==> flow/design.v <==
`timescale  1ns/1ps
module mac_manual #(
    parameter DATA_WIDTH = 16
)(
    input clk, ce, rst,
    input [DATA_WIDTH-1:0] a, b, 
    input [DATA_WIDTH-1:0] tmp,
    output reg [DATA_WIDTH-1:0] data_out
); 
    always @(posedge clk) begin
        if(rst) begin
            data_out <= 0;
        end
        else begin
            data_out <= (a * b) + tmp;
        end
    end
endmodule
`timescale 1ns/1ps
module shift_register #(
    parameter DATA_WIDTH = 16,
    parameter size = 3
)(
    input clk, ce, rst,
    input [DATA_WIDTH-1:0] data_in,
    output [DATA_WIDTH-1:0] data_out
);
    reg [DATA_WIDTH-1:0] tmp[size-1:0];
    generate
        genvar l;
        for (l = 0; l < size; l = l + 1) begin
            always @(posedge clk) begin
                if (rst) begin
                    tmp[l] <= 'd0;
                end
                else if (ce) begin
                    if (l == 'd0) begin
                        tmp[l] <= data_in;  
                    end
                    else begin
                        tmp[l] <= tmp[l-1];
                    end
                end
            end
        end
    assign data_out = tmp[size-1];
    endgenerate
endmodule
`timescale 1ns/1ps
module convolver #(
    parameter DATA_WIDTH = 8,
    parameter INPUT_SIZE = 28,
    parameter KERNEL_SIZE = 3,
    parameter STRIDE = 1
) (
    input clk, ce, global_rst, 
    input [DATA_WIDTH-1:0] myInput,
    input [(KERNEL_SIZE*KERNEL_SIZE)*DATA_WIDTH-1:0] weight,
    input [DATA_WIDTH-1:0] bias,
    output [DATA_WIDTH-1:0] conv_op,
    output reg valid_conv, end_conv
);
    wire [DATA_WIDTH-1:0] weight_tmp [KERNEL_SIZE*KERNEL_SIZE-1:0];
    wire [DATA_WIDTH-1:0] tmp [KERNEL_SIZE*KERNEL_SIZE+1:0];
    generate 
        genvar j;
        for (j = 0; j < KERNEL_SIZE*KERNEL_SIZE; j = j + 1) begin
            assign weight_tmp[j][DATA_WIDTH-1:0] = weight[j*DATA_WIDTH +: DATA_WIDTH];
        end
    endgenerate
    assign tmp[0] = {DATA_WIDTH{1'b0}};
    generate 
        genvar i;
        for (i = 0; i < KERNEL_SIZE*KERNEL_SIZE; i = i + 1) begin: MAC
            if ((i + 1) % KERNEL_SIZE == 0) begin
                if (i == KERNEL_SIZE*KERNEL_SIZE-1) begin
                    mac_manual #(.DATA_WIDTH(DATA_WIDTH)) mac (
                        .clk(clk),
                        .ce(ce),
                        .rst(global_rst),
                        .a(myInput),
                        .b(weight_tmp[i]),
                        .tmp(tmp[i]),
                        .data_out(tmp[i+1])
                    );
                assign conv_op = tmp[i+1] + bias;
                end else begin
                    wire [DATA_WIDTH-1:0] tmp2;
                    mac_manual #(.DATA_WIDTH(DATA_WIDTH)) mac (
                        .clk(clk),
                        .ce(ce),
                        .rst(global_rst),
                        .a(myInput),
                        .b(weight_tmp[i]),
                        .tmp(tmp[i]),
                        .data_out(tmp2)
                    );
                    shift_register #(.DATA_WIDTH(DATA_WIDTH), .size(INPUT_SIZE-KERNEL_SIZE)) sr (
                        .clk(clk),
                        .ce(ce),
                        .rst(global_rst),
                        .data_in(tmp2),
                        .data_out(tmp[i+1])
                    );
                end
            end else begin
                mac_manual #(.DATA_WIDTH(DATA_WIDTH)) mac (
                    .clk(clk),
                    .ce(ce),
                    .rst(global_rst),
                    .a(myInput),
                    .b(weight_tmp[i]),
                    .tmp(tmp[i]),
                    .data_out(tmp[i+1])
                );
            end
        end
    endgenerate
    reg [$clog2(INPUT_SIZE):0] row_counter;
    reg [$clog2(INPUT_SIZE):0] col_counter;
    reg [$clog2(INPUT_SIZE*INPUT_SIZE):0] cycle_counter;
    always @(posedge clk) begin
        if (global_rst) begin
            row_counter <= 0;
            col_counter <= 0;
            cycle_counter <= 0;
        end else if (ce) begin
            if (col_counter + STRIDE >= INPUT_SIZE) begin
                col_counter <= 0;
                if (row_counter + STRIDE >= INPUT_SIZE) begin
                    row_counter <= 0;
                end else begin
                    row_counter <= row_counter + STRIDE;
                end
            end else begin
                col_counter <= col_counter + STRIDE;
            end
            cycle_counter <= cycle_counter + 1;
        end
    end
    always @(posedge clk) begin
        if (global_rst) begin
            valid_conv <= 0;
        end else if (ce) begin
            if ((row_counter >= KERNEL_SIZE-1 && row_counter < INPUT_SIZE && 
                 (row_counter - (KERNEL_SIZE-1)) % STRIDE == 0) &&
                (col_counter >= KERNEL_SIZE-1 && col_counter < INPUT_SIZE && 
                 (col_counter - (KERNEL_SIZE-1)) % STRIDE == 0)) begin
                valid_conv <= 1;
            end else begin
                valid_conv <= 0;
            end
        end
    end
    always @(posedge clk) begin
        if (global_rst) begin
            end_conv <= 0;
        end else if (ce && cycle_counter >= INPUT_SIZE*INPUT_SIZE) begin
            end_conv <= 1;
        end else begin
            end_conv <= 0;
        end
    end
endmodule
`timescale 1ns/1ps
module relu_activation #(
    parameter DATA_WIDTH = 16
)(
    input [DATA_WIDTH-1:0] data_in,
    output [DATA_WIDTH-1:0] data_out
);
    assign data_out = (data_in[DATA_WIDTH-1] == 1) ? 0 : data_in;
endmodule
`timescale 1ns / 1ps
module comparator2 #(
    parameter DATA_WIDTH = 16,
    parameter POOL_TYPE = 1
    )(
    input ce,
    input [DATA_WIDTH-1:0] in1,
    input [DATA_WIDTH-1:0] in2,
    output [DATA_WIDTH-1:0] comp_op
    ); 
    reg [DATA_WIDTH-1:0] temp;
    assign comp_op = ce ? temp : 'd0;
    always@(*)
    begin
        if(POOL_TYPE == 0)
        begin
            temp = in1 + in2;        
        end
        else begin
            temp = (in1 > in2) ? in1 : in2;
        end
    end
endmodule
`timescale 1ns / 1ps
module max_reg #(parameter DATA_WIDTH = 16) (
    input clk,
    input ce,
    input [DATA_WIDTH-1:0] data_in,
    input rst_m,
    input master_rst,
    output reg [DATA_WIDTH-1:0] reg_op
    );
    always@(posedge clk) 
    begin
    	if(master_rst)
    		reg_op <= 0;
    	else 
        begin
            if(ce) 
            begin
		   	  if(rst_m) begin
		    	 reg_op <=0;
		      end
		      else begin
		    	 reg_op <= data_in;
			 end
		    end
		end
	end
endmodule
`timescale 1ns / 1ps
module input_mux #(
    parameter DATA_WIDTH = 8
)(
    input [DATA_WIDTH-1:0] in1,
    input [DATA_WIDTH-1:0] in2,
    input [1:0] sel,
    output [DATA_WIDTH-1:0] op
    );
    assign op = (sel == 2'b01) ? in1 : ((sel == 2'b00) ? in2: 0);
endmodule
`timescale 1ns / 1ps
module control_logic2 #(
    parameter INPUT_SIZE = 9'h004,    
    parameter POOL_SIZE = 9'h002     
)(
    input clk,             
    input master_rst,       
    input ce,            
    output reg [1:0] sel, 
    output reg rst_m,     
    output reg op_en,      
    output reg load_sr,    
    output reg global_rst,  
    output reg end_op       
);
    integer row_count;
    integer col_count;
    integer count;
    integer nbgh_row_count;
    always @(posedge clk) begin
        if (master_rst) begin
            sel <= 2'b00;
            load_sr <= 0;
            rst_m <= 0;
            op_en <= 0;
            global_rst <= 1;
            end_op <= 0;
        end else begin
            if (((col_count + 1) % POOL_SIZE != 0) && (row_count == POOL_SIZE - 1) && 
                (col_count == POOL_SIZE * count + (POOL_SIZE - 2)) && ce) begin
                op_en <= 1;
            end else begin
                op_en <= 0;
            end
            if (ce) begin
                if ((nbgh_row_count == INPUT_SIZE / POOL_SIZE) && (count == INPUT_SIZE / POOL_SIZE - 1) &&
                    ((col_count + 1) % POOL_SIZE != 0) && (row_count == POOL_SIZE - 1) &&
                    (col_count == POOL_SIZE * count + (POOL_SIZE - 2))) begin
                    end_op <= 1;
                end
                if (((col_count + 1) % POOL_SIZE != 0) && (col_count == INPUT_SIZE - 2) && 
                    (row_count == POOL_SIZE - 1)) begin
                    global_rst <= 1;
                end else begin
                    global_rst <= 0;
                end
                if ((((col_count + 1) % POOL_SIZE == 0) && (count != INPUT_SIZE / POOL_SIZE - 1) && 
                    (row_count != POOL_SIZE - 1)) || ((col_count == INPUT_SIZE - 1) && 
                    (row_count == POOL_SIZE - 1))) begin
                    rst_m <= 1;
                end else begin
                    rst_m <= 0;
                end
                if (((col_count + 1) % POOL_SIZE != 0) && (col_count == INPUT_SIZE - 2) && 
                    (row_count == POOL_SIZE - 1)) begin
                    sel <= 2'b10;
                end else if ((((col_count) % POOL_SIZE == 0) && (count == INPUT_SIZE / POOL_SIZE - 1) && 
                            (row_count != POOL_SIZE - 1)) || 
                           (((col_count) % POOL_SIZE == 0) && (count != INPUT_SIZE / POOL_SIZE - 1) && 
                            (row_count == POOL_SIZE - 1))) begin
                    sel <= 2'b01;
                end else begin
                    sel <= 2'b00;
                end
                if ((((col_count + 1) % POOL_SIZE == 0) && (count == INPUT_SIZE / POOL_SIZE - 1)) || 
                    (((col_count + 1) % POOL_SIZE == 0) && (count != INPUT_SIZE / POOL_SIZE - 1))) begin
                    load_sr <= 1;
                end else begin
                    load_sr <= 0;
                end
            end
        end
    end
    always @(posedge clk) begin
        if (master_rst) begin
            row_count <= 0;
            col_count <= 32'hffffffff;
            count <= 32'hffffffff;
            nbgh_row_count <= 0;
        end else if (ce) begin
            if (global_rst) begin
                row_count <= 0;
                col_count <= 0;
                count <= 0;
                nbgh_row_count <= nbgh_row_count + 1;
            end else begin
                if (((col_count + 1) % POOL_SIZE == 0) && (count == INPUT_SIZE / POOL_SIZE - 1) && 
                    (row_count != POOL_SIZE - 1)) begin
                    col_count <= 0;
                    row_count <= row_count + 1;
                    count <= 0;
                end else begin
                    col_count <= col_count + 1;
                    if (((col_count + 1) % POOL_SIZE == 0) && (count != INPUT_SIZE / POOL_SIZE - 1)) begin
                        count <= count + 1;
                    end
                end
            end
        end
    end
endmodule
`timescale 1ns / 1ps
module pooler #(
    parameter INPUT_SIZE = 9'h004,               
    parameter POOL_SIZE = 9'h002,                
    parameter DATA_WIDTH = 16,                   
    parameter POOL_TYPE = 1                      
)(
    input clk,                                   
    input ce,                                    
    input master_rst,                            
    input [DATA_WIDTH-1:0] data_in,             
    output [DATA_WIDTH-1:0] data_out,           
    output valid_op,                             
    output end_op                                
);
    wire rst_m;                               
    wire load_sr;                              
    wire global_rst;                            
    wire [1:0] sel;                            
    wire [DATA_WIDTH-1:0] comp_op;              
    wire [DATA_WIDTH-1:0] sr_op;                
    wire [DATA_WIDTH-1:0] max_reg_op;            
    wire [DATA_WIDTH-1:0] div_op;               
    wire [DATA_WIDTH-1:0] mux_out;             
    control_logic2 #(.INPUT_SIZE(INPUT_SIZE), .POOL_SIZE(POOL_SIZE)) control_logic_inst (
        .clk(clk),
        .master_rst(master_rst),
        .ce(ce),
        .sel(sel),
        .rst_m(rst_m),
        .op_en(valid_op),
        .load_sr(load_sr),
        .global_rst(global_rst),
        .end_op(end_op)
    );
    comparator2 #(
        .DATA_WIDTH(DATA_WIDTH),
        .POOL_TYPE(POOL_TYPE)
    ) comparator_inst (
        .ce(ce),
        .in1(data_in),
        .in2(mux_out),
        .comp_op(comp_op)
    );
    max_reg #(
        .DATA_WIDTH(DATA_WIDTH)
    ) max_reg_inst (
        .clk(clk),
        .ce(ce),
        .data_in(comp_op),
        .rst_m(rst_m),
        .master_rst(master_rst),
        .reg_op(max_reg_op)
    );
    shift_register #(
        .DATA_WIDTH(DATA_WIDTH),
        .size(INPUT_SIZE / POOL_SIZE)
    ) shift_register_inst (
        .clk(clk),
        .ce(load_sr),
        .rst(global_rst && master_rst),
        .data_in(comp_op),
        .data_out(sr_op)
    );
    input_mux #(
        .DATA_WIDTH(DATA_WIDTH)
    ) mux_inst (
        .in1(sr_op),           
        .in2(max_reg_op),     
        .sel(sel),             
        .op(mux_out)      
    );
    assign div_op = max_reg_op / (POOL_SIZE * POOL_SIZE);
    assign data_out = POOL_TYPE ? max_reg_op : div_op;
endmodule
`timescale 1ns/1ps
module layer #(
    parameter DATA_WIDTH = 8,                  
    parameter INPUT_SIZE = 28,                  
    parameter KERNEL_SIZE = 3,                
    parameter POOL_SIZE = 2,                    
    parameter STRIDE = 1,                          
    parameter ACTIVATION_TYPE = 1'b1,        
    parameter POOL_TYPE = 1'b1                     
)(
    input clk, global_rst, ce,
    input [DATA_WIDTH-1:0] myInput,
    input [KERNEL_SIZE*KERNEL_SIZE*DATA_WIDTH-1:0] weight,
    input [DATA_WIDTH-1:0] bias,
    output [DATA_WIDTH-1:0] data_out,
    output valid_op, 
    output end_op
);
    wire[DATA_WIDTH-1:0] conv_op;
    wire [DATA_WIDTH-1:0] act_op;
    wire valid_conv, end_conv;
    wire valid_pooling;
    assign valid_pooling = valid_conv && (!end_conv);
    convolver #(
        .DATA_WIDTH(DATA_WIDTH), 
        .INPUT_SIZE(INPUT_SIZE), 
        .KERNEL_SIZE(KERNEL_SIZE), 
        .STRIDE(STRIDE)
    ) conv(
        .clk(clk),
        .ce(ce),
        .global_rst(global_rst),
        .myInput(myInput),
        .weight(weight),
        .bias(bias),
        .conv_op(conv_op),
        .valid_conv(valid_conv),
        .end_conv(end_conv)
    );
    relu_activation #(.DATA_WIDTH(DATA_WIDTH)) relu_act(
        .data_in(conv_op),
        .data_out(act_op)
    );
    pooler #(
        .INPUT_SIZE(INPUT_SIZE-KERNEL_SIZE+1),
        .POOL_SIZE(POOL_SIZE), 
        .DATA_WIDTH(DATA_WIDTH), 
        .POOL_TYPE(POOL_TYPE)
    ) max_pooling(
        .clk(clk),
        .ce(valid_pooling),
        .master_rst(global_rst),
        .data_in(act_op),
        .data_out(data_out),
        .valid_op(valid_op),
        .end_op(end_op)
    );
endmodule
==> flow/run.sh <==
#!/bin/bash
# the make line also repeats each setting of config.mk as NAME=value (left out here)
make -C /OpenROAD-flow-scripts/flow DESIGN_CONFIG=/design/flow/config.mk WORK_HOME=/design/flow/orfs CLKGATE_MAP_FILE= finish
==> flow/config.mk <==
export PLATFORM = sky130hd
export DESIGN_NAME = layer
export DESIGN_NICKNAME = layer
export VERILOG_FILES = /design/flow/design.v
export SDC_FILE = /design/flow/constraint.sdc
export NUM_CORES = 4
export LEC_CHECK = 0
export ABC_AREA = 0
export CAP_MARGIN = 20
export CELL_PAD_IN_SITES_DETAIL_PLACEMENT = 0
export CELL_PAD_IN_SITES_GLOBAL_PLACEMENT = 0
export CORE_MARGIN = 2
export CORE_UTILIZATION = 71
export CTS_CLUSTER_SIZE = 36
export GPL_TIMING_DRIVEN = 1
export MAX_ROUTING_LAYER = met5
export MIN_ROUTING_LAYER = met1
export PLACE_DENSITY = 0.65
export SLEW_MARGIN = 20
==> flow/constraint.sdc <==
create_clock -name core_clock -period 2.58 [get_ports {clk}]
set_input_delay 0.5160 -clock core_clock [delete_from_list [all_inputs] [get_ports {clk}]]
set_output_delay 0.5160 -clock core_clock [all_outputs]
set_load 0.01 [all_outputs]
==> flow_results.org, run 1 <==
#+TITLE: Synthesis and PnR summary

** Setup path
- According to the timing report, the data required time at the worst endpoint equals just over 3000 ps.
- Across all register-to-register paths, the minimum setup slack is -1350 ps.
- Capture point of the worst path :: conv.MAC[1].genblk1.mac.data_out[7]$_SDFF_PP0_
- The worst register-to-register path begins at conv.MAC[0].genblk1.mac.data_out[1]$_SDFF_PP0_.
- Critical Path Max Stage Delay :: around 630 ps
- STA shows the worst reg2reg path with a cell count of 17.
- The number of buffers and inverters on the critical path is 7.
- Start-to-end type of the worst setup path :: primary input to register
- Crit path launch :: weight[9]
- In this run the critical register-to-register path is captured at conv.MAC[1].genblk1.mac.data_out[7]$_SDFF_PP0_.
- According to the timing report, the arrival time at the worst endpoint equals between 4000 and 5000 ps.
- Worst Setup End Kind :: register
- Crit start category :: primary input
- Kind of cell adding the most delay to the critical path :: adder cells
- In this run the critical path is formed by clkdlybuf4s15_1 > buf_12 > nand2_1 > fa_1 > inv_1 > ha_1 > ha_2 > inv_1 > fa_1 > inv_2 > ha_4 > inv_4 > fa_2 > inv_2 > a21o_1 > a21oi_2 > xnor2_1 > xnor2_1 > nor2_1.
- Of all nets on the critical path, the largest fanout is 7.
- Slowest stage cell on the critical path :: sky130_fd_sc_hd__fa_1
- Counting buffers and inverters, the worst setup path is 19 cells deep.

** Place
- As logged by OpenROAD, the buffers inserted on ports number 100.
- Weighted congestion reported at the end of routability-driven placement :: roughly 0.91
- The wire-length estimate of the detail-placed layout is 61800 um.

** Pwr
- PwrDens :: between 800 and 900 nW/um^2
- Sequential power :: approximately 12000 uW
- Switching pwr :: 12500 uW
- Switching power as a fraction of the total was reported as 33.3%.
- Leak :: slightly above 0.02 uW
- The clock network burns 29.2% of the power.
- Highest ir drop seen on vdd :: between 0.0007 and 0.0008 V
- The internal portion of the total power is approximately 25000 uW.
- Combinational cell fraction of total power :: a little under two fifths
- Power attributed to combinational cells is about 14000 uW.
- Power of the clock network :: roughly 11000 uW
- Power group with the largest share :: combinational logic
- Share of total power in sequential cells :: between 30% and 40%

** Drt
- The first detailed-routing pass ran for 6 iterations.
- Number of violations reported at the end of detailed-routing iteration 0 :: ~3300
- Via Count :: 31933
- Average vias per placed instance :: a little over 6
- Once detail routing completed, the nets flagged for antenna violations numbered 0.
- TritonRoute output was used to compute an average wire per cell of between 20 and 25 um.
- The routed design has between 100000 and 150000 um of wire.
- The routed layout reports a DRC error count of 0.

** Yosys
- Top cells, area :: sky130_fd_sc_hd__dfxtp_1 (39%), sky130_fd_sc_hd__mux2i_1 (13%), sky130_fd_sc_hd__fa_1 (8.2%), sky130_fd_sc_hd__nor2_1 (6.3%), sky130_fd_sc_hd__ha_1 (5.9%)
- Flip-flops with a built-in enable :: 0
- Synthesis produced a netlist with a net count of ~4500.
- Distinct lib cells :: 77
- Among the non-sequential cells, simple AND/OR/NAND/NOR gates take the most area.
- For this run, the leading register cell type out of synthesis is sky130_fd_sc_hd__dfxtp_1.
- Compound-cell area share of the yosys netlist :: 4.31%
- Gate count of the mapped netlist :: ~4100
- Per the synth log, the flip-flop and latch total comes to roughly 740.
- Simple-gate share of the synthesized area :: roughly 17%
- Yosys reports that the most numerous cell types are sky130_fd_sc_hd__dfxtp_1 (744), sky130_fd_sc_hd__nor2_1 (645), sky130_fd_sc_hd__mux2i_1 (502), sky130_fd_sc_hd__inv_1 (342), sky130_fd_sc_hd__nand2_1 (285).
- Synth warnings :: 9
- The synthesized netlist was found by Yosys to have approximately 4100 cells.
- Counting flops with an async set or reset pin after synthesis yields a share of 0%.
- Fraction of the mapped netlist area in adder cells :: 14.1%
- Area of the synthesized netlist per yosys stat :: about 38000 um^2
- Syn avg cell area :: around 9.3 um^2
- Yosys top cell area share :: between 30% and 40%
- Seq share, synth :: 39.0%
- Summed over all instances, the cell type with the most area after synthesis is sky130_fd_sc_hd__dfxtp_1.
- Most numerous cell in the Yosys netlist :: sky130_fd_sc_hd__dfxtp_1
- After Yosys synthesis, XOR and XNOR cells account for roughly 6.7% of the synthesized area.
- In the synthesized netlist, mux cells make up 13.2% of the area.
- Summing every instance area after synthesis gives approximately 38000 um^2.

** Cells and area
- Number of nets in the layout :: between 4000 and 5000
- Synthesis-to-finish area growth :: 21.7%

** Timing
- Final tally of setup violations :: between 50 and 60
- Final min period :: a little over 4000 ps
- The critical path in the final layout is reported with a setup slack of -1470 ps.
- Count of final max-slew check failures :: 0
- Max transition margin :: between 20 and 30%
- Across all hold checks on the routed design, the worst slack comes to roughly 240 ps.
- Setup repair after global routing could not meet its margin everywhere.
- Per the final timing report, the hold violations number 0.
- At the pin with the least slew margin, the transition time is between 1000 and 1500 ps.
- After routing, the total negative slack on setup checks comes to -38730 ps.
- The final timing summary puts the cycle share of the worst path at 157%.
- Highest clock frequency the design can meet :: approximately 250 MHz
- The clock arrives with between 20 and 30 ps of skew.

** Clock tree
- TritonCTS clock tree :: built
- Num CTS Buffers :: between 70 and 80
- The H-tree was split into 3 levels.
- Looking at the worst setup and hold paths, the clock pins of their registers show a slew of ~60 ps.
- For this design, the sink count on the clock tree is between 700 and 800.
- Largest buffer count on any clock path :: 3
- Clk Tree Root Cell :: sky130_fd_sc_hd__clkbuf_16
- Clk latency of the worst-skew pair :: about 640 ps

** Worst hold path
- The startpoint identified for the worst hold timing path is ce.
- Worst hold endpoint :: conv.cycle_counter[1]$_SDFFE_PP0P_
- STA reports the tightest min-delay check as being of type primary input to register.
- The worst hold path was traced through 3 stages.

** Outcome
- The flow ran to the end, but the layout failed its checks.
- The checks that failed were negative setup slack.

** Global route
- The via count of the first global-routing pass is 32507.
- Initial antenna violation count :: 7
- Total overflow reported by the global router :: 0
- The first global-routing pass estimated 170000 um of wire.
- Maximum number of pins on one net before global-route repair :: 189
- Total global-route track usage over all layers is between 30% and 40%.

** Die
- The overall die size recorded for this design is 55600 um^2.
- Before placement the cells fill between 70% and 80% of the core.
- After floorplanning, the core was sized to cover 52900 um^2.
- Site row count :: between 80 and 90
- Per the OpenROAD floorplan log, the width of the die is roughly 240 um.
- Die H :: around 240 um
- During I/O placement, the number of pins put on the boundary was 101.

** Run
- Warning total across the stage logs :: 54
- In this run the maximum-capacitance check reported violations numbering 0.
through the flow:
step                total power, uW  std cells  setup slack (ps)  utilization [%]  instance area (um^2)
floorplan                     19700       4086             -1300                -                 39300
global placement              22400       4914             -1770             79.6                 42100
detailed placement            23000       4914             -1860             79.6                 42100
CTS                           35200       5100             -1010             86.1                 45500
global route                  38800       5131             -1540             87.9                 46500
finish                        37500       5135             -1470             87.9                 46500
repair_timing:
action,in CTS,in global routing
gates resized,260,184
pin swaps,157,178
cloned,4,2
hold buffers,0,0
buffers inserted,51,35
setup endpoints to repair,71,112
layout make-up:
type                    count  area [um^2]
clock buffers              96         2070
flip-flops and latches    744        14900
diodes                      5         12.5
clock inverters            37          353
multi-input cells        2779        22800
repair buffers            444         4140
inverters                 342         1290
fillers                  2280         6390
well taps                 688          861
layer usage:
layer	up-vias	GRT usage (%)	routed length (um)
li1	13930	-	-
met1	15191	41.8	41800
met2	2022	67.9	57900
met3	788	7.05	10400
met4	2	24.2	10700
met5	-	0	17
==> inputs of run 2 (changes only) <==
- ABC_AREA: 0 -> not set
- CAP_MARGIN: 20 -> 5
- CELL_PAD_IN_SITES_DETAIL_PLACEMENT: 0 -> not set
- CELL_PAD_IN_SITES_GLOBAL_PLACEMENT: 0 -> 3
- CORE_UTILIZATION: 71 -> 30
- CTS_CLUSTER_DIAMETER: not set -> 251
- CTS_CLUSTER_SIZE: 36 -> not set
- GPL_TIMING_DRIVEN: 1 -> not set
- MAX_ROUTING_LAYER: met5 -> not set
- MIN_ROUTING_LAYER: met1 -> not set
- PLACE_DENSITY: 0.65 -> not set
- PLACE_DENSITY_LB_ADDON: not set -> 0.22
- SLEW_MARGIN: 20 -> 10
- clock period: 2.58 -> 4.14 ns (I/O delays scaled with it)
==> flow_results.org, run 2 <==
#+TITLE: Synthesis and PnR summary

** Outcome
- The run finished with no timing, DRC or antenna violations.

** Drt
- In the routed design, unresolved DRC markers number 0.
- Post-detailed-route wirelength per cell :: 15.3 um
- Antenna-violating nets left :: 0
- In the log, the iteration count for the first detailed-route pass is 5.
- Using the TritonRoute via totals, the vias-per-cell ratio works out to approximately 4.5.
- Number of violations reported at the end of detailed-routing iteration 0 :: 1292
- Wirelength, routed :: ~91000 um
- Detailed routing inserted a total of roughly 27000 vias.

** Global route
- Entering global routing, the biggest net connects around 210 pins.
- Total overflow reported by the global router :: 0
- The via count of the first global-routing pass came to 26493.
- The number of antenna violations at the first check in global routing was 6.
- For this run, the total global-route usage over all layers was measured as 13.9%.
- Wire length of the first global-routing pass :: around 150000 um

** Pwr
- Comb. pwr :: around 6300 uW
- For this design the total switching power over the nets is approximately 6500 uW.
- Summed over all cells, the static leakage comes to 0.0194 uW.
- In this run switching power makes up between 20% and 30% of total power.
- The clock network burns ~37% of the power.
- Highest ir drop seen on vdd :: between 0.0002 and 0.0003 V
- The design draws ~22000 uW.
- Share of total power in sequential cells :: roughly 34%
- The biggest slice of the total power is consumed by the clock network.
- Power of the clock network :: roughly 8300 uW
- Combinational cell fraction of total power :: between 20% and 30%
- PwrDens :: 485 nW/um^2
- Internal power :: between 15000 and 20000 uW
- The flow reports power dissipated in sequential cells as 7520 uW.

** Cells and area
- The layout has between 10000 and 15000 filler cells.
- The finished design was reported to have a net count of around 4700.
- Comb area :: 21500 um^2
- Footprint of the flip-flops and latches :: ~15000 um^2
- Post-layout util :: a little over a third
- Synthesis-to-finish area growth :: 19.4%

** Timing
- Count of final max-slew check failures :: 0
- Post-route setup slack :: ~170 ps
- Cycle use final :: roughly 96%
- Unrepaired setup endpoints after global routing :: false
- Number of hold violations in the final report :: 0
- Transition at the pin with the smallest max-transition slack :: ~1000 ps
- Highest clock frequency the design can meet :: ~250 MHz
- The worst-case max-slew headroom was logged as 29.6%.
- Final min period :: about 4000 ps
- Fin Clk Skew :: about 22 ps
- From the final report, the count of setup violators was given as 0.

** Yosys
- Gate count of the mapped netlist :: a little over 4000
- Per the synthesis report, the AND-OR/OR-AND share of the synthesized area is roughly 4.3%.
- Distinct lib cells :: approximately 77
- Per the synth stats, the flop cell with the highest instance count is sky130_fd_sc_hd__dfxtp_1.
- Yosys shows that the main logic family after synthesis is simple AND/OR/NAND/NOR gates.
- Yosys reported that registers with async set or reset make up 0%.
- Number of cell instances after yosys synthesis :: approximately 4100
- In this run, the synthesized area fraction spent on adder and majority cells is recorded as between 10% and 20%.
- Flip-flops with a built-in enable :: 0
- Of the total synthesized cell area, the portion taken by AND, OR, NAND and NOR gates is approximately 17%.
- Top cells, area :: sky130_fd_sc_hd__dfxtp_1 (39%), sky130_fd_sc_hd__mux2i_1 (13%), sky130_fd_sc_hd__fa_1 (8.2%), sky130_fd_sc_hd__nor2_1 (6.3%), sky130_fd_sc_hd__ha_1 (5.9%)
- Yosys top cell area share :: 39.0%
- In this run the cell area of the synthesized design comes to 38200 um^2.
- The post-synth register bit count is approximately 740.
- After synthesis, the most frequently instantiated cells are sky130_fd_sc_hd__dfxtp_1 (744), sky130_fd_sc_hd__nor2_1 (645), sky130_fd_sc_hd__mux2i_1 (502), sky130_fd_sc_hd__inv_1 (342), sky130_fd_sc_hd__nand2_1 (285).
- After Yosys synthesis, XOR and XNOR cells account for between 6 and 7% of the synthesized area.
- Seq share, synth :: around two fifths
- Most numerous cell in the Yosys netlist :: sky130_fd_sc_hd__dfxtp_1
- The biggest area contributor in the post-synthesis netlist is sky130_fd_sc_hd__dfxtp_1.
- Post-synth net total :: between 4000 and 5000
- The synthesis report lists the Yosys warning total as 9.
- Area of the synthesized netlist per yosys stat :: about 38000 um^2
- Multiplexer share :: 13.2%
- Syn avg cell area :: 9.34 um^2

** Die
- The core region is between 100000 and 150000 um^2.
- 101 I/O pins were placed.
- FP Core Util :: between 30% and 40%
- Die Size :: roughly 130000 um^2
- Site row count :: between 100 and 150
- Horizontal die dimension :: 361 um
- The floorplan step set the die height to about 360 um.

** Worst hold path
- According to the hold report, the worst path is of the register to register type.
- Hold Crit Start :: conv.MAC[2].genblk1.genblk1.mac.data_out[1]$_SDFF_PP0_
- Worst hold endpoint :: conv.MAC[2].genblk1.genblk1.sr.tmp[0][1]$_SDFFE_PP0P_
- Depth of the worst hold-timing path :: 2

** Setup path
- The timing report attributes the biggest portion of critical-path delay to adder cells.
- The worst setup path is captured at a register.
- Together, buffers and inverters on the worst path number 4.
- The report shows a maximum critical-path fanout of 5.
- Cell-by-cell trace of the critical path :: clkdlybuf4s50_1 > nand2_1 > fa_1 > inv_1 > fa_1 > inv_1 > fa_1 > fa_1 > inv_1 > ha_1 > a21oi_2 > xnor2_1 > xnor2_1 > nor2_1
- Worst reg2reg startpoint :: conv.MAC[8].genblk1.genblk1.mac.data_out[0]$_SDFF_PP0_
- In the setup report, the worst path falls into the class primary input to register.
- In this design, the stage delay of the slowest critical-path cell is around 600 ps.
- According to the timing report, the critical path is launched from weight[56].
- Cells on worst reg2reg path :: 16
- Worst reg2reg endpoint :: max_pooling.shift_register_inst.tmp[0][0]$_SDFFE_PP0P_
- Data required time at the worst endpoint :: between 4000 and 5000 ps
- Crit start category :: primary input
- Capture point of the worst path :: conv.MAC[7].genblk1.mac.data_out[7]$_SDFF_PP0_
- Walking the critical path from launch to capture passes 14 cell instances.
- The worst-case reg-to-reg setup slack stands at about 500 ps.
- Data arrives at the worst endpoint at between 4000 and 5000 ps.
- Most numerous cell on the critical path :: sky130_fd_sc_hd__fa_1
- Slowest stage cell on the critical path :: sky130_fd_sc_hd__clkdlybuf4s50_1

** Place
- Port buffer count :: ~100
- Post-Place Setup Slack :: -684 ps
- At the end of routability-driven placement, the weighted congestion stood at slightly below 0.8.
- Post-detailed-placement half-perimeter wirelength :: 62900 um

** Clock tree
- The skew report gives the latency at the later pin of the worst-skew pair as between 600 and 700 ps.
- In this run the clock root is driven by a sky130_fd_sc_hd__clkbuf_16.
- Number of hold buffers added after cts :: 0
- Clock-pin transition on the worst setup and hold timing paths :: 60 ps
- The H-tree generated during clock tree synthesis spans 3 levels.
- TritonCTS Sinks :: 744
- In this run, CTS created clock tree buffers numbering about 90.
- Largest buffer count on any clock path :: 3
- TritonCTS clock tree :: built

** Run
- Max-capacitance violation count :: 0
- Warning total across the stage logs :: between 40 and 50
[run 2: final cells by class]
class,instances,share of cell area [%]
clock inverters,35,1.01
multi-input cells,2778,47.1
inverters,342,2.82
well taps,1650,4.53
repair buffers,286,5.98
flip-flops and latches,744,32.7
clock buffers,132,5.84
diodes,1,0.00549
[run 2: layer usage]
metal	wire (um)	up-vias	part of all wire (%)	GRT usage, %
met5	14	-	0.015	0
met4	2330	2	2.6	4.09
met3	2660	136	2.9	2.18
met2	41500	296	45	22.4
met1	44700	12501	49	19.2
li1	-	13660	-	-
[run 2: what timing repair did]
action	CTS	global route
endpoints found under the hold margin	0	0
setup buffers	0	2
endpoints found under the setup margin	0	17
resized	0	8
[run 2: stage by stage]
stage / TNS [ps] / instances / cell area, um^2 / hold slack, ps
after floorplan: -206 / 4086 / 38900 / 425
after global placement: -15360 / 5797 / 42400 / 448
after detailed placement: -16680 / 5797 / 42400 / 456
after CTS: 0 / 5964 / 45500 / 459
after global routing: 0 / 5968 / 45600 / 481
final: 0 / 5968 / 45600 / 459
==> inputs of run 3 (changes only) <==
- CAP_MARGIN: 5 -> 20
- CELL_PAD_IN_SITES_GLOBAL_PLACEMENT: 3 -> not set
- CORE_UTILIZATION: 30 -> 72
- CTS_CLUSTER_DIAMETER: 251 -> not set
- CTS_CLUSTER_SIZE: not set -> 40
- PLACE_DENSITY_LB_ADDON: 0.22 -> not set
- SETUP_SLACK_MARGIN: not set -> 0.48
- SLEW_MARGIN: 10 -> 20
- clock period: 4.14 -> 3.69 ns (I/O delays scaled with it)
==> flow_results.org, run 3 <==
#+TITLE: Synthesis and PnR summary

** Outcome
- The run finished, with violations left.
- The violated checks flagged are negative setup slack.

** Yosys
- In this run the mean area of a mapped cell was 9.34 um^2.
- The synthesized netlist handed to floorplanning was reported with a cell count of between 4000 and 5000.
- Before any placement, the netlist area is recorded as approximately 38000 um^2.
- Seq share, synth :: about two fifths
- Post-synth net total :: 4514
- Async set or reset register ratio after synthesis :: 0%
- Yosys reports the multiplexer fraction of the synthesized area as a little over an eighth.
- The cell-mix breakdown from Yosys lists the adder-cell area share as between 10% and 20%.
- Synth warnings :: 9
- The cell-mix breakdown from Yosys lists the XOR/XNOR area share as 6.75%.
- Of the post-synthesis cell area, the dominant cell type holds ~40%.
- Commonest register cell after synthesis :: sky130_fd_sc_hd__dfxtp_1
- Largest non-sequential cell family by area :: simple AND/OR/NAND/NOR gates
- Largest area contributor in the synthesized netlist :: sky130_fd_sc_hd__dfxtp_1
- The synthesized netlist devotes roughly 17% of its cell area to simple gates.
- Top cells, area :: sky130_fd_sc_hd__dfxtp_1 (39%), sky130_fd_sc_hd__mux2i_1 (13%), sky130_fd_sc_hd__fa_1 (8.2%), sky130_fd_sc_hd__nor2_1 (6.3%), sky130_fd_sc_hd__ha_1 (5.9%)
- Area of the synthesized netlist per yosys stat :: between 30000 and 40000 um^2
- Flops out of synthesis :: approximately 740
- Commonest cells in the netlist :: sky130_fd_sc_hd__dfxtp_1 (744), sky130_fd_sc_hd__nor2_1 (645), sky130_fd_sc_hd__mux2i_1 (502), sky130_fd_sc_hd__inv_1 (342), sky130_fd_sc_hd__nand2_1 (285)
- In the Yosys report the total cell count is between 4000 and 5000.
- Compound-cell area share of the yosys netlist :: 4.31%
- In this run, distinct cell masters in the synthesized netlist total slightly below 80.
- Most numerous cell in the Yosys netlist :: sky130_fd_sc_hd__dfxtp_1
- Flip-flops with a built-in enable :: 0

** Clock tree
- Counting along the longest clock path gives a buffer depth of 3.
- TritonCTS created ~75 clock buffers.
- The clock net in this run drives a total of around 740 sinks.
- H-tree levels :: 3
- TritonCTS clock tree :: built
- Number of hold buffers added after cts :: 0
- Clk Tree Root Cell :: sky130_fd_sc_hd__clkbuf_16
- Clock latency on the worst-skew pair, taken at its later pin, is roughly 630 ps.
- In the CTS report, the clock slew at the register clock pins of the worst setup and hold paths is listed as roughly 60 ps.

** Drt
- Drt pass-1 iters :: 6
- Antenna-violating nets left :: 0
- The wire length recorded after detailed routing is about 110000 um.
- In the final routed layout, each cell accounts on average for approximately 22 um.
- The routed layout has between 30000 and 40000 vias.
- Number of violations reported at the end of detailed-routing iteration 0 :: roughly 2900
- Average vias per placed instance :: 6.14
- DRC Markers :: 0

** Pwr
- Clock power share :: a little under a third
- Of all power groups, the one with the highest power is combinational logic.
- Share of total power in sequential cells :: between 30% and 40%
- Switching part of the total power :: between 30% and 40%
- Sequential power :: between 8000 and 9000 uW
- The worst VDD IR drop from the latest analysis is 0.000414 V.
- The power report lists the clock group at between 8000 and 9000 uW.
- The share of total power dissipated in combinational logic is 37.5%.
- The design draws roughly 27000 uW.
- Internal power :: 18100 uW
- For the combinational group, total power comes out at around 10000 uW.
- Leak :: between 0.015 and 0.02 uW
- The analysis attributes to net switching a power of between 8000 and 9000 uW.
- Per the summary, power density relative to cell area is 579 nW/um^2.

** Cells and area
- Synthesis-to-finish area growth :: 21.1%
- Comb area :: around 23000 um^2
- Fin cells :: a little over 5000
- In the final layout, the fill cell count is 2276.
- The sequential cells in the finished layout cover a total of ~15000 um^2.
- Number of nets in the layout :: about 4700

** Setup path
- Among all stages on the critical path, the largest delay is contributed by sky130_fd_sc_hd__fa_1.
- Worst Setup End Kind :: register
- Critical Path Fanout Max :: 5
- Capture point of the worst path :: conv.MAC[2].genblk1.genblk1.mac.data_out[7]$_SDFF_PP0_
- Along the critical path, the tally of buffer and inverter instances is 4.
- The kind of cell with the highest combined delay along the critical path is adder cells.
- Arrival time worst endpoint :: around 4300 ps
- Per the timing report, the most critical flop-to-flop path originates at conv.MAC[3].genblk1.mac.data_out[3]$_SDFF_PP0_.
- Across all register-to-register paths, the minimum setup slack is -90 ps.
- Cell depth of the worst setup path :: 15
- The report puts the cell count of the worst reg-to-reg path at 15.
- Critical Path Max Stage Delay :: 540 ps
- Per the timing report, the most critical flop-to-flop path finishes at conv.MAC[4].genblk1.mac.data_out[7]$_SDFF_PP0_.
- In the setup report, the worst path falls into the class primary input to register.
- Cell-by-cell trace of the critical path :: buf_2 > buf_12 > buf_4 > nand2_1 > fa_1 > fa_1 > inv_1 > fa_1 > fa_2 > xor2_2 > xnor2_2 > xnor2_1 > xnor2_1 > xnor2_1 > nor2_1
- In this run the worst setup path begins at weight[17].
- The critical path endpoint has a required time of ~4200 ps.
- The worst setup path is launched from a primary input.

** Timing
- Count of final max-slew check failures :: 0
- Number of hold violations in the final report :: 0
- Endpoints with negative setup slack in the final report add up to 12.
- Max transition margin :: roughly 39%
- Cycle use final :: 105%
- Final hold slack :: between 400 and 500 ps
- The smallest clock period supported by the final layout is computed as roughly 3900 ps.
- Transition at the pin with the smallest max-transition slack :: roughly 920 ps
- Post-route setup slack :: -168 ps
- Derived from the worst setup path, the maximum achievable clock frequency is about 260 MHz.
- Fin Clk Skew :: about 16 ps
- Setup repair after global routing could not meet its margin everywhere.

** Global route
- Entering global routing, the biggest net connects approximately 220 pins.
- The first global-routing pass estimated between 150000 and 200000 um of wire.
- Number of global-route vias before repair :: ~31000
- The global routing report lists combined usage of all routing layers as a little over a third.
- Global routing finished with a remaining overflow of 0.
- The number of antenna violations at the first check in global routing is 3.

** Place
- Detailed placement finished with a half-perimeter wire length of 58700 um.
- RePlAce ended its routability-driven mode at a weighted congestion of a little over 0.9.
- Cells after DPL :: just under 5000
- Port buffering added about 100 buffers.

** Run
- In this run the tools logged warnings totalling roughly 55.
- Max-capacitance violation count :: 0

** Die
- Area of the core region :: 52400 um^2
- The die is 234 um wide.
- The chip occupies 54900 um^2.
- According to the floorplan report, the die height is 234 um.
- According to the floorplan log, the row count is around 84.
- ~100 I/O pins were placed.
- For this configuration, the core starts out at a cell density of approximately 73%.

** Worst hold path
- Hold analysis shows the worst path with a depth of 2.
- Worst hold endpoint :: max_pooling.shift_register_inst.tmp[0][7]$_SDFFE_PP0P_
- The type recorded for the worst min-delay path is register to register.
- Hold Crit Start :: max_pooling.shift_register_inst.tmp[0][7]$_SDFFE_PP0P_
==> run 3: per-stage QoR <==
step	TNS, ps	util, %	setup slack [ps]	instance area (um^2)
final	-1100	88.2	-168	46200
after global routing	-1600	88.2	-264	46200
after detailed placement	-31730	79.1	-1060	41500
after CTS	0	86.6	12.7	45400
after global placement	-28370	79.1	-867	41500
after floorplan	-4720	-	-409	39300
==> run 3: timing repair <==
action	4_1_cts	5_1_grt
endpoints found under the setup margin	49	49
cloned	7	1
gates resized	262	151
buffers inserted	48	35
hold endpoints to repair	0	0
pin swaps	151	150
==> run 3: area by class of cell <==
type	instances	share of cell area, %
multi-input cells	2778	49.2
flip-flops and latches	744	32.2
repair buffers	380	8.18
clock buffers	104	4.80
inverters	342	2.78
well taps	688	1.86
clock inverters	32	0.961
diodes	3	0.0162
==> run 3: metal layers <==
metal	up-vias	wire (um)	global-route usage, %
met1	14952	40900	41.1
met5	-	15	0
met2	1737	55400	64.9
met3	645	8400	6.30
met4	2	8260	19.2
li1	13785	-	-
==> inputs of run 4 (changes only) <==
- CORE_UTILIZATION: 72 -> 40
- CTS_CLUSTER_SIZE: 40 -> not set
- SETUP_SLACK_MARGIN: 0.48 -> not set
- clock period: 3.69 -> 4.32 ns (I/O delays scaled with it)
==> flow_results.org, run 4 <==
#+TITLE: Synthesis and PnR summary

** Pwr
- The flow reports power dissipated in sequential cells as a little over 7000 uW.
- Cell internal power was estimated by the tool at approximately 14000 uW.
- PwrDens :: between 400 and 500 nW/um^2
- Leak :: about 0.019 uW
- The worst-case IR drop observed on VDD is ~0.00022 V.
- Power group with the largest share :: sequential cells
- Share of total power in sequential cells :: roughly 36%
- Clock power share :: a little over a third
- Combinational cell fraction of total power :: 27.8%
- Comb. pwr :: 5560 uW
- Power of the clock network :: slightly above 7000 uW
- In this run switching power makes up around 29% of total power.
- Switching pwr :: 5700 uW

** Yosys
- Flops out of synthesis :: 744
- By area, the combinational part of the netlist is dominated by simple AND/OR/NAND/NOR gates.
- Simple-gate share of the synthesized area :: between 10% and 20%
- In the synthesized netlist the async set-or-reset flop fraction comes to 0%.
- The area fraction of the largest cell type after synthesis is between 30% and 40%.
- Measured against the total synthesized area, the mux share comes to 13.2%.
- Largest area contributor in the synthesized netlist :: sky130_fd_sc_hd__dfxtp_1
- After synthesis, flip-flops and latches occupy 39.0% of the total area.
- Gate count of the mapped netlist :: just over 4000
- Distinct lib cells :: ~77
- Per the synthesis report, the adder-cell share of the synthesized area is 14.1%.
- Counting the warning lines in the Yosys log gives 9.
- Post-Synthesis Cell Area :: approximately 38000 um^2
- Flip-flops with a built-in enable :: 0
- In the synthesized netlist, the cells that appear most often are sky130_fd_sc_hd__dfxtp_1 (744), sky130_fd_sc_hd__nor2_1 (645), sky130_fd_sc_hd__mux2i_1 (502), sky130_fd_sc_hd__inv_1 (342), sky130_fd_sc_hd__nand2_1 (285).
- By instance count, the leading cell after synthesis is sky130_fd_sc_hd__dfxtp_1.
- Compound-cell area share of the yosys netlist :: ~4.3%
- Post-Synth XOR/XNOR Area :: 6.75%
- Commonest register cell after synthesis :: sky130_fd_sc_hd__dfxtp_1
- By area the synthesized netlist is led by sky130_fd_sc_hd__dfxtp_1 (39%), sky130_fd_sc_hd__mux2i_1 (13%), sky130_fd_sc_hd__fa_1 (8.2%), sky130_fd_sc_hd__nor2_1 (6.3%), sky130_fd_sc_hd__ha_1 (5.9%).
- Area of the synthesized netlist per yosys stat :: 38200 um^2
- Post-synth net total :: 4514
- The number of cells reported by Yosys stat comes to 4086.
- The average instance in the mapped netlist occupies ~9.3 um^2.

** Die
- The core region is 94700 um^2.
- Die Size :: 97900 um^2
- FP Core Util :: 40.3%
- For reference, the placement row count at floorplan is 113.
- In this run the count of I/O pins placed on the die edge is 101.
- Horizontal die dimension :: around 310 um
- Die H :: between 300 and 400 um

** Cells and area
- Across the whole layout, storage elements account for 14900 um^2.
- Number of filler instances in the final layout :: roughly 9000
- The finished design was reported to have a net count of about 4600.
- Comb area :: 21200 um^2
- Fin cells :: 5545
- In this run the layout overhead on the synthesized area is reported as 16.2%.

** Timing
- Final min period :: 4090 ps
- The pin closest to its max-slew limit shows a slew of 944 ps.
- The final report lists the setup-violating endpoint count as 0.
- For the final database, setup skew stands at ~22 ps.
- For this run, the top clock speed supported by timing is roughly 240 MHz.
- Checking max transition, the worst relative margin is between 30% and 40%.
- The most critical hold endpoint after final layout shows a slack of between 400 and 500 ps.
- Setup repair after global routing left no endpoint under its margin.
- Setup TNS :: 0 ps
- Endpoints failing hold in the final report were tallied at 0.
- Cycle use final :: 94.7%
- Post-route setup slack :: about 230 ps
- The final max-slew violation count recorded for this run is 0.

** Setup path
- STA classifies the critical path endpoint as a register.
- Sum of buffers and inverters on the critical path :: 4
- The worst register-to-register path has a depth of 17.
- Cell-by-cell trace of the critical path :: clkdlybuf4s50_1 > nand2_1 > fa_1 > fa_1 > inv_1 > ha_1 > inv_1 > fa_1 > fa_1 > inv_1 > a21o_1 > a21oi_2 > xnor2_1 > xnor2_1 > nor2_1
- The largest individual stage delay along the critical path comes from the cell sky130_fd_sc_hd__clkdlybuf4s50_1.
- STA lists the startpoint of the worst register-to-register path as conv.MAC[8].genblk1.genblk1.mac.data_out[1]$_SDFF_PP0_.
- Capture point of the worst path :: conv.MAC[4].genblk1.mac.data_out[7]$_SDFF_PP0_
- Cell depth of the worst setup path :: 15
- Per STA, the highest per-stage delay on the worst path measures 630 ps.
- The cell that appears most often on the critical path is sky130_fd_sc_hd__fa_1.
- STA classifies the critical path startpoint as a primary input.
- STA reports a reg2reg setup slack of about 500 ps.
- Arrival time worst endpoint :: approximately 4600 ps
- Kind of cell adding the most delay to the critical path :: adder cells
- The critical path is of the primary input to register type.
- In this run the critical register-to-register path is captured at max_pooling.shift_register_inst.tmp[0][6]$_SDFFE_PP0P_.
- Critical Path Fanout Max :: 6
- According to the timing report, the data required time at the worst endpoint equals roughly 4800 ps.
- Crit path launch :: weight[33]

** Clock tree
- At the later pin of the worst-skew pair, clock insertion delay measures around 620 ps.
- Per the CTS log, the root buffer master is sky130_fd_sc_hd__clkbuf_16.
- Looking at the post-CTS report, the setup buffer insertion count equals 0.
- The report puts the hold buffer count at CTS at 0.
- Gates resized, CTS repair :: 0
- Per the CTS log, the maximum H-tree level is 3.
- Clock-pin transition on the worst setup and hold timing paths :: about 70 ps
- Num CTS Buffers :: just over 80
- TritonCTS built the clock tree.
- TritonCTS Sinks :: 744
- No sink is reached through more buffers than the 3 on the longest clock path.

** Global route
- In the global route stage, overall resource usage came out at between 10% and 20%.
- Global routing finished with a remaining overflow of 0.
- The number of antenna violations at the first check in global routing came to 2.
- The first global-routing pass estimated roughly 130000 um of wire.
- Maximum number of pins on one net before global-route repair :: around 180
- Number of global-route vias before repair :: around 26000

** Outcome
- The run finished with no timing, DRC or antenna violations.

** Worst hold path
- Min-Delay Path Class :: register to register
- Along the worst hold path, the cell count comes to 2.
- For the worst min-delay path, the startpoint reported by OpenROAD is max_pooling.shift_register_inst.tmp[0][3]$_SDFFE_PP0P_.
- Worst hold endpoint :: max_pooling.shift_register_inst.tmp[0][3]$_SDFFE_PP0P_

** Drt
- Drt pass-1 iters :: 6
- The routed layout has around 27000 vias.
- After detailed routing, the number of remaining DRC violations is 0.
- The count of nets left with antenna violations once routing finished came out at 0.
- The routed design has slightly below 80000 um of wire.
- Per the log, the first TritonRoute iteration ended with a DRC count of approximately 1700.
- Average vias per placed instance :: between 4 and 5
- Post-detailed-route wirelength per cell :: about 14 um

** Run
- In this run the maximum-capacitance check reported violations numbering 0.
- Warnings raised by the tools during the run amount to 47.

** Place
- Port buffer count :: approximately 100
- Once detailed placement completed, the half-perimeter wirelength came to ~54000 um.
- Routability-driven placement finished with a final weighted congestion of roughly 0.84.
- Post-Place Setup Slack :: -589 ps
- In this run, placement finished with an instance count of between 5000 and 6000.
-- run 4: routing by layer --
layer  part of all wire [%]  GRT usage, %
met3                    4.4          2.43
met4                    1.6          3.74
met1                     49          22.5
met2                     45          25.5
met5                 0.0090             0
-- run 4: area by class of cell --
| type | count | area share [%] |
|---|---|---|
| Antenna cell | 1 | 0.00564 |
| Clock buffer | 122 | 5.65 |
| Clock inverter | 23 | 0.697 |
| Inverter | 342 | 2.89 |
| Multi-Input combinational cell | 2778 | 47.9 |
| Sequential cell | 744 | 33.6 |
| Tap cell | 1265 | 3.57 |
| Timing Repair Buffer | 270 | 5.75 |
-- run 4: per-stage QoR --
stage / total power, uW / instance area, um^2 / util [%]
after floorplan: 11300 / 38500 / -
after global placement: 12900 / 41400 / 43.7
after detailed placement: 13000 / 41400 / 43.7
after CTS: 20300 / 44300 / 46.7
after global routing: 21400 / 44400 / 46.8
final: 20000 / 44400 / 46.8
==> inputs of run 5 (changes only) <==
- CORE_UTILIZATION: 40 -> 72
- CTS_CLUSTER_DIAMETER: not set -> 29
- CTS_CLUSTER_SIZE: not set -> 14
- PLACE_DENSITY_LB_ADDON: not set -> 0.01
- SETUP_SLACK_MARGIN: not set -> 0.62
- clock period: 4.32 -> 2.13 ns (I/O delays scaled with it)
==> flow_results.org, run 5 <==
#+TITLE: Physical design notes

** Place
- Post-detailed-placement half-perimeter wirelength :: around 58000 um
- Buffers placed on the I/O ports in this run total about 100.
- Weighted congestion reported at the end of routability-driven placement :: slightly above 0.9
- Cell Area, Placed :: between 40000 and 50000 um^2

** Outcome
- First error :: [ERROR DPL-0033] detailed placement checks failed during check placement.
- The flow did not finish.
- The run ended at clock tree synthesis.

** Yosys
- The largest total area in the synthesized netlist belongs to sky130_fd_sc_hd__dfxtp_1.
- Gate count of the mapped netlist :: 4086
- Flip-flops with a built-in enable :: 0
- Compound-cell area share of the yosys netlist :: between 4 and 5%
- Yosys printed 9 warnings.
- Distinct lib cells :: between 70 and 80
- Seq share, synth :: 39.0%
- For this design, Yosys synthesis ends with a cell count of 4086.
- Largest non-sequential cell family by area :: simple AND/OR/NAND/NOR gates
- Post-synthesis, Yosys gives the total cell area as around 38000 um^2.
- In this run, synthesis produced a sequential element count of about 740.
- Per the synthesis report, the adder-cell share of the synthesized area is around 14%.
- The synthesis run shows multiplexers occupying a little over an eighth of the cell area.
- Post-Synthesis Cell Area :: between 30000 and 40000 um^2
- Commonest cells in the netlist :: sky130_fd_sc_hd__dfxtp_1 (744), sky130_fd_sc_hd__nor2_1 (645), sky130_fd_sc_hd__mux2i_1 (502), sky130_fd_sc_hd__inv_1 (342), sky130_fd_sc_hd__nand2_1 (285)
- Syn avg cell area :: 9.34 um^2
- In the synthesized netlist the dominant register cell turns out to be sky130_fd_sc_hd__dfxtp_1.
- The synthesized netlist devotes 16.9% of its cell area to simple gates.
- Post-synth net total :: approximately 4500
- Most numerous cell in the Yosys netlist :: sky130_fd_sc_hd__dfxtp_1
- Post-Synth XOR/XNOR Area :: a little under 7%
- Yosys top cell area share :: 39.0%
- Top cells, area :: sky130_fd_sc_hd__dfxtp_1 (39%), sky130_fd_sc_hd__mux2i_1 (13%), sky130_fd_sc_hd__fa_1 (8.2%), sky130_fd_sc_hd__nor2_1 (6.3%), sky130_fd_sc_hd__ha_1 (5.9%)
- Async set or reset register ratio after synthesis :: 0%

** Die
- Die H :: 234 um
- Measured along the x axis, the die boundary spans around 230 um.
- Die Size :: about 55000 um^2
- Area of the core region :: ~52000 um^2
- Once the floorplan was initialized, standard cells occupied just over 70% of the core.
- I/O pin count :: a little over 100
- Row generation in the floorplan step produced about 84 rows.
-- run 5: per-stage QoR --
step / TNS, ps / cells / worst slack, ps
global placement: -115680 / 5039 / -2110
floorplan: -74090 / 4086 / -1660
detailed placement: -122170 / 5039 / -2180
==> inputs of run 6 (changes only) <==
- ABC_AREA: not set -> 1
- CORE_ASPECT_RATIO: not set -> 1.38
- CTS_CLUSTER_DIAMETER: 29 -> 400
- CTS_CLUSTER_SIZE: 14 -> 10
- PLACE_DENSITY_LB_ADDON: 0.01 -> 0.08
- SETUP_SLACK_MARGIN: 0.62 -> -0.2
- SLEW_MARGIN: 20 -> 40
- TNS_END_PERCENT: not set -> 15
- clock period: 2.13 -> 2.32 ns (I/O delays scaled with it)
==> flow_results.org, run 6 <==
#+TITLE: Synthesis and PnR summary

** Yosys
- Multiplexer share :: 0%
- For reference, simple AND, OR, NAND and NOR cells occupy 21.9% of the area reported after synthesis.
- The synthesized design spends more area on one cell type than any other, namely sky130_fd_sc_hd__dfxtp_1.
- For this run the top cell type by instance count after synthesis was sky130_fd_sc_hd__nand2_1.
- The netlist uses between 40 and 50 different library cells.
- Post-synth net total :: 5966
- Synth warnings :: 9
- Yosys mapped a number of flops with a built-in enable equal to 0.
- Top cells, area :: sky130_fd_sc_hd__dfxtp_1 (37%), sky130_fd_sc_hd__nand2_1 (11%), sky130_fd_sc_hd__inv_1 (10%), sky130_fd_sc_hd__fa_1 (7.8%), sky130_fd_sc_hd__o22ai_1 (6.0%)
- By area, the combinational part of the netlist is dominated by simple AND/OR/NAND/NOR gates.
- Commonest cells in the netlist :: sky130_fd_sc_hd__nand2_1 (1137), sky130_fd_sc_hd__inv_1 (1121), sky130_fd_sc_hd__dfxtp_1 (744), sky130_fd_sc_hd__nor2_1 (611), sky130_fd_sc_hd__o22ai_1 (382)
- The synth_stat.txt file lists the number of cells as 5538.
- Area of the synthesized netlist per yosys stat :: roughly 40000 um^2
- The synthesized netlist devotes 3.54% of its cell area to XOR and XNOR gates.
- Async set or reset register ratio after synthesis :: 0%
- Post-Synthesis Cell Area :: ~40000 um^2
- Commonest register cell after synthesis :: sky130_fd_sc_hd__dfxtp_1
- The synthesized netlist devotes ~13% of its cell area to adder and majority cells.
- Per the synthesis report, the AND-OR/OR-AND share of the synthesized area is roughly a tenth.
- Counting every instance in the synthesized netlist gives around 5500.
- Per the synthesis report, the single largest cell type by area occupies ~37% of cell area.
- Seq share, synth :: around 37%
- Each instance of the synthesized netlist takes up on average roughly 7.2 um^2.
- Flops out of synthesis :: 744

** Pwr
- Sequential power for this build is approximately 14000 uW.
- VDD sags by at most 0.00105 V.
- The design draws approximately 38000 uW.
- Clock power share :: 30.8%
- Comb. pwr :: between 10000 and 15000 uW
- The flow reports power dissipated in the clock network as around 12000 uW.
- The net switching power in the latest report is between 10000 and 15000 uW.
- Leak :: about 0.022 uW
- Switching part of the total power :: between 30 and 40%
- Cell internal power was estimated by the tool at around 25000 uW.
- Sequential cells account for 35.7% of the total power.
- The biggest slice of the total power is consumed by sequential cells.
- The power report attributes to the combinational group a share of approximately 34%.
- PwrDens :: slightly above 800 nW/um^2

** Setup path
- Worst reg2reg startpoint :: conv.MAC[7].genblk1.mac.data_out[6]$_SDFF_PP0_
- Worst reg2reg endpoint :: conv.MAC[8].genblk1.genblk1.mac.data_out[7]$_SDFF_PP0_
- Capture point of the worst path :: conv.MAC[8].genblk1.genblk1.mac.data_out[7]$_SDFF_PP0_
- The worst setup path is captured at a register.
- Data required time at the worst endpoint :: 2880 ps
- In this run the worst setup path begins at conv.MAC[7].genblk1.mac.data_out[6]$_SDFF_PP0_.
- Most numerous cell on the critical path :: sky130_fd_sc_hd__fa_1
- STA classifies the critical path startpoint as a register.
- Counting buffers and inverters, the worst setup path is 16 cells deep.
- Kind of cell adding the most delay to the critical path :: adder cells
- Slowest stage cell on the critical path :: sky130_fd_sc_hd__fa_1
- Looking at the setup timing report, the critical path kind is register to register.
- Among all stages on the critical path, the maximum delay recorded is ~510 ps.
- Along the worst path, the maximum fanout reaches 2.
- The worst register-to-register path has a depth of 16.
- Arrival time worst endpoint :: 4280 ps
- Slack of the worst reg-to-reg path :: -1400 ps
- Traced cell by cell, the critical path runs through inv_1 > fa_1 > fa_1 > inv_1 > fa_1 > fa_1 > ha_1 > a21oi_2 > inv_1 > nand3_2 > nand2_2 > inv_2 > nand2_2 > nand3_1 > nand2_1 > nor2_1.
- Sum of buffers and inverters on the critical path :: 4

** Clock tree
- Num CTS Buffers :: ~84
- Clock-pin transition on the worst setup and hold timing paths :: around 70 ps
- As reported, the later end of the worst-skew pair has a clock insertion delay of 640 ps.
- TritonCTS clock tree :: built
- Number of hold buffers added after cts :: 0
- TritonCTS Sinks :: approximately 740
- In this run the number of H-tree levels came out at 3.
- In this run the deepest clock path goes through 3 buffers.
- Clk Tree Root Cell :: sky130_fd_sc_hd__clkbuf_16

** Timing
- The critical path in the final layout is reported with a setup slack of -1400 ps.
- Number of hold violations in the final report :: 0
- Headroom to the max-slew limit came out at between 50% and 60%.
- Cycle use final :: 160%
- Setup repair after global routing could not meet its margin everywhere.
- The end-of-flow timing check tallies setup violations at 58.
- Final hold slack :: 232 ps
- For this run, the top clock speed supported by timing is between 200 and 300 MHz.
- Count of final max-slew check failures :: 0
- The pin closest to its max-slew limit shows a slew of ~660 ps.
- Clock skew on the completed layout was measured at ~27 ps.
- Final min period :: roughly 3700 ps

** Global route
- Global-route layer with the greatest usage :: met2
- Maximum number of pins on one net before global-route repair :: roughly 110
- Total routing usage reported by global routing :: about a third
- Met1 Use GR :: approximately 39%
- Global routing consumed, on the met2 layer, around 65% of the routing resources.
- Per the GRT congestion report, total overflow comes to 0.
- For met3 alone, demand over resource in global routing was approximately 5.0%.
- Number of global-route vias before repair :: about 37000
- Initial antenna violation count :: 0
- The first global-routing pass estimated between 150000 and 200000 um of wire.

** Run
- Warning total across the stage logs :: around 41
- The number of maximum-capacitance violations recorded for the run is 0.

** Worst hold path
- Hold Crit Start :: global_rst
- Along the worst hold path, the cell count comes to 2.
- Min-Delay Path Class :: primary input to register
- The endpoint of the worst hold path is reported as max_pooling.control_logic_inst.load_sr$_SDFFE_PP0P_.

** Place
- Port buffer count :: 100
- Weighted congestion reported at the end of routability-driven placement :: around 0.96
- Once detailed placement completed, the half-perimeter wirelength came to between 60000 and 70000 um.

** Die
- Area of the core region :: between 50000 and 60000 um^2
- According to the floorplan report, the total die area is roughly 58000 um^2.
- I/O pin count :: roughly 100
- For this configuration, the core starts out at a cell density of 72.8%.
- Horizontal die dimension :: between 200 and 250 um
- Die H :: roughly 280 um
- Site row count :: ~100

** Drt
- Per the detail_route report, routed wire per instance is between 15 and 20 um.
- Wirelength, routed :: approximately 110000 um
- Drt pass-1 iters :: 6
- TritonRoute reported its final design rule violation total as 0.
- For this block, the initial DRC count from the detailed router was ~2800.
- The script logs the ratio of routed vias to standard cells as roughly 5.6.
- The routed layout has between 30000 and 40000 vias.
- The detail route stage leaves a number of antenna-violating nets equal to 0.
- The number of antenna diodes in the final layout is 0.

** Cells and area
- Number of filler instances in the final layout :: between 3000 and 4000
- Post-layout util :: about 85%
- The net count of the finished layout is between 6000 and 7000.
- Synthesis-to-finish area growth :: 16.2%

** Outcome
- Layout check failures :: negative setup slack
- The flow ran to the end, but the layout failed its checks.
run 6: what timing repair did:
item	CTS	global route
gates cloned	3	0
setup endpoints to repair	58	57
gates resized	124	167
pin swaps	69	77
buffers inserted	21	4
run 6: through the flow:
step                TNS [ps]  setup WS (ps)  instance area [um^2]  cells
global route          -44840          -1520                 46600   6464
global placement      -89820          -2120                 43500   6346
CTS                   -37150          -1250                 46100   6460
floorplan             -54600          -1560                 40700   5538
finish                -38490          -1400                 46600   6464
detailed placement    -94220          -2240                 43500   6346
run 6: cell type report:
type / instances / area, um^2 / area share [%]
clock buffers: 85 / 2130 / 4.56
clock inverters: 7 / 113 / 0.242
inverters: 1126 / 4230 / 9.07
multi-input cells: 3398 / 20800 / 44.5
flip-flops and latches: 744 / 14900 / 32.0
well taps: 721 / 902 / 1.93
repair buffers: 383 / 3570 / 7.66
run 6: per-layer routing:
| metal | wire, um | share of wire, % | vias up |
|---|---|---|---|
| li1 | - | - | 17520 |
| met1 | 39900 | 38 | 17000 |
| met2 | 54200 | 51 | 1305 |
| met3 | 5560 | 5.3 | 441 |
| met4 | 5650 | 5.4 | 0 |
| met5 | 0 | 0 | - |
==> inputs of run 7 (changes only) <==
- ABC_AREA: 1 -> 0
- CELL_PAD_IN_SITES_DETAIL_PLACEMENT: not set -> 0
- CELL_PAD_IN_SITES_GLOBAL_PLACEMENT: not set -> 1
- CORE_ASPECT_RATIO: 1.38 -> not set
- CORE_UTILIZATION: 72 -> 58
- CTS_CLUSTER_DIAMETER: 400 -> not set
- CTS_CLUSTER_SIZE: 10 -> 36
- GPL_TIMING_DRIVEN: not set -> 1
- MAX_ROUTING_LAYER: not set -> met5
- MIN_ROUTING_LAYER: not set -> met1
- PLACE_DENSITY_LB_ADDON: 0.08 -> 0.28
- SETUP_SLACK_MARGIN: -0.2 -> not set
- SLEW_MARGIN: 40 -> 20
- TNS_END_PERCENT: 15 -> not set
- clock period: 2.32 -> 2.95 ns (I/O delays scaled with it)
==> flow_results.org, run 7 <==
#+TITLE: Synthesis and PnR summary

** Outcome
- Result of the run :: finished with violations
- Layout check failures :: negative setup slack

** Run
- The tool flagged a number of max-cap violations equal to 0.
- Warning total across the stage logs :: about 45

** Clock tree
- Num CTS Buffers :: just under 80
- The tree is rooted in a sky130_fd_sc_hd__clkbuf_16.
- On the reported timing paths, the clock transition at the registers reads 60 ps.
- TritonCTS clock tree :: built
- Counting along the longest clock path gives a buffer depth of 3.
- The later pin in the worst-skew pair is clocked with a latency of approximately 610 ps.
- For this design, the CTS-stage hold fixing added 0 buffers.

** Timing
- Number of hold violations in the final report :: 0
- After layout, the worst setup slack is -607 ps.
- Cycle use final :: 121%
- Highest clock frequency the design can meet :: ~280 MHz
- The tightest hold path in the finished design has a slack of between 200 and 300 ps.
- Endpoints with negative setup slack in the final report add up to 45.
- Max transition margin :: about 34%
- Setup repair after global routing could not meet its margin everywhere.

** Yosys
- Commonest register cell after synthesis :: sky130_fd_sc_hd__dfxtp_1
- Top cells, area :: sky130_fd_sc_hd__dfxtp_1 (39%), sky130_fd_sc_hd__mux2i_1 (13%), sky130_fd_sc_hd__fa_1 (8.2%), sky130_fd_sc_hd__nor2_1 (6.3%), sky130_fd_sc_hd__ha_1 (5.9%)
- Post-Synthesis Cell Area :: 38200 um^2
- Summed over its instances, the top area cell type makes up roughly two fifths of the synthesized netlist area.
- Per the synthesis report, the AND-OR/OR-AND share of the synthesized area is 4.31%.
- Synthesis produced a netlist with a net count of around 4500.
- After Yosys synthesis, XOR and XNOR cells account for approximately 6.7% of the synthesized area.
- Seq share, synth :: 39.0%
- Commonest cells in the netlist :: sky130_fd_sc_hd__dfxtp_1 (744), sky130_fd_sc_hd__nor2_1 (645), sky130_fd_sc_hd__mux2i_1 (502), sky130_fd_sc_hd__inv_1 (342), sky130_fd_sc_hd__nand2_1 (285)
- Area of the synthesized netlist per yosys stat :: roughly 38000 um^2
- Yosys printed 9 warnings.
- Largest non-sequential cell family by area :: simple AND/OR/NAND/NOR gates
- The number of different library cells used by synthesis comes to 77.
- Multiplexer share :: between 10% and 20%

** Setup path
- The slowest stage of the critical path belongs to the cell sky130_fd_sc_hd__dfxtp_1.
- The worst-case reg-to-reg setup slack stands at -610 ps.
- Capture point of the worst path :: max_pooling.max_reg_inst.reg_op[0]$_SDFFE_PP0P_
- Worst Setup End Kind :: register
- Worst reg2reg startpoint :: conv.MAC[8].genblk1.genblk1.mac.data_out[2]$_SDFF_PP0_
- The kind of cell with the highest combined delay along the critical path is AND-OR/OR-AND gates.
- Cells on worst reg2reg path :: 18
- STA classifies the critical path startpoint as a register.
- Cell depth of the worst setup path :: 18
- Crit path launch :: conv.MAC[8].genblk1.genblk1.mac.data_out[2]$_SDFF_PP0_
- The arrival time of data at the worst endpoint is listed as between 4000 and 5000 ps.

** Global route
- Initial antenna violation count :: 1
- Total overflow reported by the global router :: 0
- Entering global routing, the biggest net connects just over 200 pins.
- The first global-routing pass estimated roughly 130000 um of wire.

** Die
- FP Core Util :: between 50 and 60%
- The chip occupies around 68000 um^2.
- The initialized floorplan defines between 90 and 100 standard-cell rows.
- According to the floorplan report, the die height is 261 um.
- Horizontal die dimension :: 261 um

** Cells and area
- Synthesis-to-finish area growth :: 22.1%
- At the end of the flow, the number of nets in the layout was 4783.

** Drt
- Via Count :: between 20000 and 30000
- The script parses the final routing iteration and logs DRC violations as 0.
- Dividing the detail-routed wire length by the instance count gives about 16 um.
- After detailed routing, the total wire length is roughly 83000 um.
- Total inserted antenna cells :: 0
- Average vias per placed instance :: roughly 5.3

** Pwr
- For this design the ratio of total power to cell area is roughly 680 nW/um^2.
- Switching part of the total power :: between 20 and 30%
- The internal power of the cells totals around 22000 uW.
- The largest share of the power goes to combinational logic.
- Combinational cell fraction of total power :: around 36%
- Switching pwr :: approximately 9500 uW
- The clock network accounts for between 30 and 40% of the total power.

** Worst hold path
- Hold Crit Start :: global_rst
- STA shows the worst min-delay path finishing at max_pooling.max_reg_inst.reg_op[7]$_SDFFE_PP0P_.

** Place
- Port buffer count :: roughly 100
run 7: metal layers:
metal  routed length [um]  track usage [%]  vias up
met5                   13                0        -
met4                 2480             8.65        2
met3                 3580             3.51      176
met2                39600             41.2      570
met1                37100             31.3    13276
li1                     -                -    13875
run 7: layout make-up:
cell class | instances | area, um^2 | share of cell area, %
Timing Repair Buffer | 411 | 4050 | 8.70
Sequential cell | 744 | 14900 | 32.0
Tap cell | 864 | 1080 | 2.32
Inverter | 342 | 1290 | 2.77
Multi-Input combinational cell | 2778 | 22700 | 48.6
Clock inverter | 26 | 325 | 0.698
Clock buffer | 111 | 2260 | 4.85
run 7: timing repair:
action | in CTS | in global routing
setup buffers | 52 | 31
pin swaps | 146 | 160
setup endpoints to repair | 49 | 49
resized | 269 | 156
gates cloned | 12 | 0
run 7: through the flow:
stage | TNS [ps] | utilization (%) | instances | power [uW] | instance area [um^2]
after floorplan | -32840 | - | 4086 | 17300 | 39300
after global placement | -62310 | 64.1 | 5056 | 19500 | 42000
after detailed placement | -64030 | 64.1 | 5056 | 19600 | 42000
after CTS | -11970 | 70.1 | 5253 | 30800 | 45900
after global routing | -20810 | 71.1 | 5276 | 33600 | 46600
final | -15580 | 71.1 | 5276 | 31800 | 46600
No activity file was given, so power comes from the tool's default toggle rates.
